==> flow/design.v (excerpt) <==
module solution (
    input clk,
    input rst,
    input row_valid,
    input [281:0] row_data,
    output reg [63:0] splitters_hit,
    output reg done
);
    localparam WIDTH = 141;
    localparam HEIGHT = 142;
    localparam ROW_BITS = 282;
    reg [31:0] y;
    reg [WIDTH-1:0] active_mask;
    reg [ROW_BITS-1:0] current_row_data;
    wire [WIDTH-1:0] next_active;
    wire [15:0]      row_hit_count;  
    genvar i;
    wire [WIDTH-1:0] effective_active;
    wire [WIDTH-1:0] is_split;
    wire [WIDTH-1:0] beam_throwing_left;  
    wire [WIDTH-1:0] beam_throwing_right;  
    wire [WIDTH-1:0] beam_passing_down;    
    generate
        for (i=0; i<WIDTH; i=i+1) begin : cells
            wire [1:0] code = current_row_data[2*i+1 : 2*i];
            assign is_split[i] = (code == 2'd1);
            wire is_source = (code == 2'd2);
            assign effective_active[i] = active_mask[i] | is_source;
            assign beam_throwing_left[i]  = effective_active[i] & is_split[i];
            assign beam_throwing_right[i] = effective_active[i] & is_split[i];
            assign beam_passing_down[i]   = effective_active[i] & (~is_split[i]);
        end
    endgenerate
    generate
        for (i=0; i<WIDTH; i=i+1) begin : routing
            wire from_left;
            wire from_right;
            wire from_up;
            if (i == 0) assign from_left = 0;
            else assign from_left = beam_throwing_right[i-1];  
            if (i == WIDTH-1) assign from_right = 0;
            else assign from_right = beam_throwing_left[i+1];  
            assign from_up = beam_passing_down[i];
            assign next_active[i] = from_left | from_right | from_up;
        end
    endgenerate
    reg [15:0] pop_count;
    integer k;
    always @(*) begin
        pop_count = 0;
        for (k=0; k<WIDTH; k=k+1) begin
            if (effective_active[k] && is_split[k]) begin
                pop_count = pop_count + 1;
            end
        end
    end
    always @(posedge clk) begin
        if (rst) begin
            y <= 0;
            active_mask <= 0;
            splitters_hit <= 0;
            done <= 0;
        end else begin
            if (!done && row_valid) begin
  ...
Size in the first run: about 8,000 cells after synthesis, ~240 flip-flops, about 350 I/O pins, about 58,000 µm² of cells after synthesis.
Settings: LEC_CHECK=0, CAP_MARGIN=20, CORE_MARGIN=2, CORE_UTILIZATION=40, SLEW_MARGIN=20; clock period 100.0 ns.
run.sh (not shown) runs the stock make flow with config.mk's settings and CLKGATE_MAP_FILE=.
Then changed:
Settings changed: ABC_AREA from default to 1, CORE_UTILIZATION 40 to 58, CTS_CLUSTER_DIAMETER from default to 247, TNS_END_PERCENT from default to 5.
Clock period 100.0 ns to 66.9 ns, I/O delays scaled along.
After rerunning: The changed run produced a layout that fails on setup timing. Hold slack improves by 0.0031 ns. Wire length came out lower by 5.8%. Global-route usage came out higher by 6.6 points. Cell count came out higher by about 30%. Power came out higher by about 90%. Area after synthesis came out lower by about 2.2%. Synthesized cell count came out higher by 34%. Via count came out higher by about 20%. First-iteration DRC count came out higher by 19%. Core utilization came out higher by 31 points.
Then changed:
Settings changed: CTS_CLUSTER_DIAMETER 247 to default.
Clock period 66.9 ns to 53.8 ns, I/O delays scaled along.
What happened: The changed run completed and failed the layout checks on setup timing. Cell area came out higher by 3.0%. Combinational power came out higher by 27%. Hold slack hardly moves. Setup slack degrades by 9.8 ns. Global-route usage came out higher by 0.50 points.
Then changed:
Settings changed: ABC_AREA 1 to default, CORE_UTILIZATION 58 to 40, TNS_END_PERCENT 5 to default.
Clock period 53.8 ns to 96.9 ns, I/O delays scaled along.
After rerunning: The new run completed without violations; total power drops by 54%; utilization decreases by 31 points; global-route usage fell by 7.1 points.

---

solution again, from the RTL that the note above started with.
clock: 83.1 ns
lec_check: 0
abc_area: 1
cap_margin: 20
core_margin: 2
core_utilization: 68
place_density: 0.65
slew_margin: 20
tns_end_percent: 5
The first run produced a layout that fails on negative setup slack.
Next try:
- ABC_AREA: 1 -> 0
- CORE_ASPECT_RATIO: unset -> 0.52
- CORE_UTILIZATION: 68 -> 61
- CTS_CLUSTER_DIAMETER: unset -> 233
- CTS_CLUSTER_SIZE: unset -> 37
- PLACE_DENSITY: 0.65 -> unset
- PLACE_DENSITY_LB_ADDON: unset -> 0.13
- SETUP_SLACK_MARGIN: unset -> 5.0
- clock period: 83.1 -> 54.4 ns (I/O delays scaled with it)
=> With this change the flow stopped in global routing (5_1_grt); area after synthesis climbs by 2.3%; die size climbs by 14%; synthesized cell count drops by 25%.
Next try:
- ABC_AREA: 0 -> 1
- CORE_ASPECT_RATIO: 0.52 -> unset
- CORE_UTILIZATION: 61 -> 37
- CTS_CLUSTER_DIAMETER: 233 -> unset
- CTS_CLUSTER_SIZE: 37 -> unset
- MAX_ROUTING_LAYER: unset -> met4
- PLACE_DENSITY_LB_ADDON: 0.13 -> unset
- SETUP_SLACK_MARGIN: 5.0 -> unset
- TNS_END_PERCENT: 5 -> unset
- clock period: 54.4 -> 149.0 ns (I/O delays scaled with it)
=> This time the run completed with no timing, DRC or antenna violations; synthesized area came out lower by a few percent; die size grows by well over a third; synthesized cell count climbs by a quarter to a third.
Next try:
- ABC_AREA: 1 -> unset
- CAP_MARGIN: 20 -> 35
- CORE_UTILIZATION: 37 -> 72
- clock period: 149.0 -> 49.8 ns (I/O delays scaled with it)
Outcome: Now the flow died in detailed placement (3_5_place_dp) with DPL-0038. Area after synthesis is higher by 2.3%. Synthesized cell count drops by 25%. Die area decreases by 47%.
Next try:
- ABC_AREA: unset -> 1
- CAP_MARGIN: 35 -> 20
- CORE_UTILIZATION: 72 -> 58
- CTS_CLUSTER_DIAMETER: unset -> 247
- MAX_ROUTING_LAYER: met4 -> unset
- SETUP_SLACK_MARGIN: unset -> 2.1
- TNS_END_PERCENT: unset -> 5
- clock period: 49.8 -> 53.8 ns (I/O delays scaled with it)
This time the run finished but failed the layout checks on negative setup slack.
Synthesized area fell by 2.2%.
Synthesized cell count rose by 34%.
Die area rose by 21%.
Next try:
- ABC_AREA: 1 -> unset
- CAP_MARGIN: 20 -> 0
- CORE_UTILIZATION: 58 -> 72
- CTS_CLUSTER_DIAMETER: 247 -> unset
- MAX_ROUTING_LAYER: unset -> met4
- SETUP_SLACK_MARGIN: 2.1 -> unset
- TNS_END_PERCENT: 5 -> unset
- clock period: 53.8 -> 49.8 ns (I/O delays scaled with it)
Result: With this change the flow stopped in detailed placement (3_5_place_dp) with DPL-0038. Die size goes down by 17%. Synthesized cell count shrinks by 25%. Area after synthesis grows by 2.3%.

---

solution again, from the RTL that the note above started with.
// solution
module solution (
    input clk,
    input rst,
    input row_valid,
    input [281:0] row_data,
    output reg [63:0] splitters_hit,
    output reg done
);
make LEC_CHECK=0 ABC_AREA=1 CAP_MARGIN=20 CORE_ASPECT_RATIO=1.1 CORE_MARGIN=2 CORE_UTILIZATION=71 CTS_CLUSTER_DIAMETER=78 CTS_CLUSTER_SIZE=74 HOLD_SLACK_MARGIN=0.22 MIN_ROUTING_LAYER=met2 PLACE_DENSITY=0.8 SLEW_MARGIN=20 TNS_END_PERCENT=70 finish   # period 95.0 ns
The first run aborted during global routing.
Then changed:
- ABC_AREA: 1 -> 0
- CORE_ASPECT_RATIO: 1.1 -> default
- CORE_UTILIZATION: 71 -> 58
- CTS_CLUSTER_DIAMETER: 78 -> default
- CTS_CLUSTER_SIZE: 74 -> default
- HOLD_SLACK_MARGIN: 0.22 -> default
- MIN_ROUTING_LAYER: met2 -> default
- PLACE_DENSITY: 0.8 -> default
- SETUP_SLACK_MARGIN: default -> 5.0
- TNS_END_PERCENT: 70 -> 5
- clock period: 95.0 -> 53.8 ns (I/O delays scaled with it)
What happened:
- The changed run finished but failed the layout checks on negative setup slack
- synthesized cell count decreases by 25%
- synthesized area came out higher by 2.3%
- die size climbs by 25%
Then changed:
- CTS_CLUSTER_DIAMETER: default -> 233
Outcome: The changed run finished with negative setup slack left. Power stays the same. Core utilization stays the same. Worst setup slack stays the same. First-iteration DRC count stays the same. Hold slack stays the same.
Then changed:
- ABC_AREA: 0 -> default
- CORE_UTILIZATION: 58 -> 17
- CTS_CLUSTER_DIAMETER: 233 -> default
- SETUP_SLACK_MARGIN: 5.0 -> default
- TNS_END_PERCENT: 5 -> default
- clock period: 53.8 -> 96.9 ns (I/O delays scaled with it)
Effect: This time the run completed without violations. Area after synthesis is unchanged. Final area goes down by roughly a tenth. Wire length went down by roughly a tenth. Utilization is lower by 65 points. Die area rises to 3.4 times its value. Sequential power drops by well over a third. Power drops by well over a third. Count of clock-buffer cells in the layout falls by 1. Synthesized cell count does not change. Clock skew increases by 0.044 ns.
Power is estimated from default activity; no workload was simulated.
